Design calc_top, start of the top module:
module calc_top (
   input              clk,
   input              rst,
   input      [15:0]  data_x,
   input      [1:0]   KEY,
   input      [6:0]   SW,
   output     [7:0]   HEX0,
   output     [7:0]   HEX1,
   output     [7:0]   HEX2,
   output     [7:0]   HEX3,
   output     [7:0]   HEX4,
   output     [7:0]   HEX5,
   output     [1:0]   LEDR
   );
Size in the first run: ~1300 cells after synthesis, roughly 270 flip-flops, roughly 77 I/O pins, about 18000 sq um of cells after synthesis.
==> flow/config.mk <==
export PLATFORM = sky130hd
export DESIGN_NAME = calc_top
export DESIGN_NICKNAME = calc_top
export VERILOG_FILES = /design/flow/design.v
export SDC_FILE = /design/flow/constraint.sdc
export NUM_CORES = 4
export LEC_CHECK = 0
export CAP_MARGIN = 30
export CELL_PAD_IN_SITES_DETAIL_PLACEMENT = 1
export CELL_PAD_IN_SITES_GLOBAL_PLACEMENT = 3
export CORE_MARGIN = 8
export CORE_UTILIZATION = 53
export GPL_ROUTABILITY_DRIVEN = 0
export GPL_TIMING_DRIVEN = 1
export MIN_ROUTING_LAYER = met2
export PLACE_DENSITY = 0.76
export SLEW_MARGIN = 0
==> flow/constraint.sdc <==
create_clock -name core_clock -period 34.5 [get_ports {clk}]
set_input_delay 6.9000 -clock core_clock [delete_from_list [all_inputs] [get_ports {clk}]]
set_output_delay 6.9000 -clock core_clock [all_outputs]
set_load 0.01 [all_outputs]
run.sh (not shown) runs the stock make flow with config.mk's settings and CLKGATE_MAP_FILE=.
Rerun with:
Settings changed: ABC_AREA from default to 1, CAP_MARGIN 30 to 15, CELL_PAD_IN_SITES_DETAIL_PLACEMENT 1 to default, CELL_PAD_IN_SITES_GLOBAL_PLACEMENT 3 to default, CORE_MARGIN 8 to 2, CORE_UTILIZATION 53 to 65, GPL_ROUTABILITY_DRIVEN 0 to default, GPL_TIMING_DRIVEN 1 to default, MIN_ROUTING_LAYER met2 to default, PLACE_DENSITY 0.76 to default, SLEW_MARGIN 0 to 20.
Clock period 34.5 ns to 15.9 ns, I/O delays scaled along.
Now the flow finished but fails on setup timing.
Via count drops by 22%.
Sequential power climbs by 120%.
Routed wire length drops by 11%.
Hold slack gets worse by 0.0059 ns.
Clock skew hardly moves.
Clock power climbs by 100%.
Total power climbs by 140%.
Non-clock buffer count climbs by 199.
Die size drops by 31%.

* * *

== v59 ==
calc_top again, from the RTL that the note above started with.
Settings: LEC_CHECK=0, ABC_AREA=1, CAP_MARGIN=15, CORE_MARGIN=2, CORE_UTILIZATION=72, CTS_CLUSTER_DIAMETER=92, SLEW_MARGIN=20; clock period 20.6 ns.
As the logs show, v59 stopped at 5_1_grt after a tool error, so it never reached the end of the flow.
### v59 -> v25
Settings: changing CAP_MARGIN from 15 to 20; removing ABC_AREA (formerly 1); changing CORE_UTILIZATION from 72 to 15; removing CTS_CLUSTER_DIAMETER (formerly 92); changing the clock period (ns, I/O delays scaled along) from 20.6 to 44.0.
Notes after the runs:
Status | v59 and v25 | clean except v59
Stage in which a tool error killed v59: 5_1_grt.
v59 -> v25: detailed placer's ending HPWL decreased by more than 10%
Against v59, v25 comes in 927 higher on number of placed cells counting well taps.
Between v59 and v25, the flow reports area inside the core boundary increasing by more than 100%.
v59 → v25: die area now sits higher; area fraction in mux cells now sits higher; area share of fa/ha/maj cells after synthesis now sits lower.
Post-CTS setup buffer count for v25 is lower than for v59.
v59 -> v25: mapped cell area increased by a few percent
[inputs] v44 vs v25
Settings: SETUP_SLACK_MARGIN newly set to -0.43; CORE_UTILIZATION changed from 15 to 70; CAP_MARGIN changed from 20 to 15; ABC_AREA newly set to 1; the clock period (ns, I/O delays scaled along) changed from 44.0 to 20.3.
==> comparison <==
- Although v44 finished all stages, its layout failed final checks on setup timing.
- v25 → v44: chip footprint now smaller; fraction of standard cell area that is sequential fell 1.3 points.
- Summary: with v25 as the reference, net total in the final layout in v44 moved up by more than 10%.
- Delta(share of total power consumed by net switching, v44 - v25) > 0
- Area growth from synthesis to layout (lower): v25
The following lists how v49 was set up differently from v44:
Settings: SETUP_SLACK_MARGIN no longer set, was -0.43; CAP_MARGIN now 20, was 15; CTS_CLUSTER_DIAMETER now 42, previously not set; CORE_UTILIZATION now 72, was 70; CTS_CLUSTER_SIZE now 37, previously not set; PLACE_DENSITY now 0.35, previously not set; the clock period (ns, I/O delays scaled along) now 21.0, was 20.3.
Results
- v49: it failed during 5_1_grt, and the tool reported GRT-0232.
- The yosys-reported design area after synthesis was comparable across v44 and v49.
- Per the comparison of v49 with v44, number of setup buffers added after CTS -8, post-place setup slack +0.64 ns.
- Of v44 and v49, the higher count of standard-cell rows belongs to v44.
- Average cell area after synthesis of v49 is on par with v44.
What v28 does differently from v49 at the input level:
Settings: CORE_UTILIZATION now 40, was 72; PLACE_DENSITY no longer set, was 0.35; CTS_CLUSTER_SIZE no longer set, was 37; ABC_AREA no longer set, was 1; CTS_CLUSTER_DIAMETER no longer set, was 42; the clock period (ns, I/O delays scaled along) now 27.2, was 21.0.
==> results <==
- Looking at the reports, v28 completed the entire flow and the layout it produced met the timing, design-rule and antenna checks.
- Sort v28 and v49 by total CTS buffers, ascending, and v28 comes first.
- Compared with v49, v28 shows total of cells resized after clock tree synthesis lower by 143.
- The higher final RePlAce weighted congestion of v28 and v49 is in v49.
- Taking v49 as the reference, in v28 placement row count increased 21; yosys synthesis chip area increased 780 µm².
- Netlist area before placement came out higher on v28 than on v49.
Power figures rest on the tool's default switching activity, not on a simulated workload.
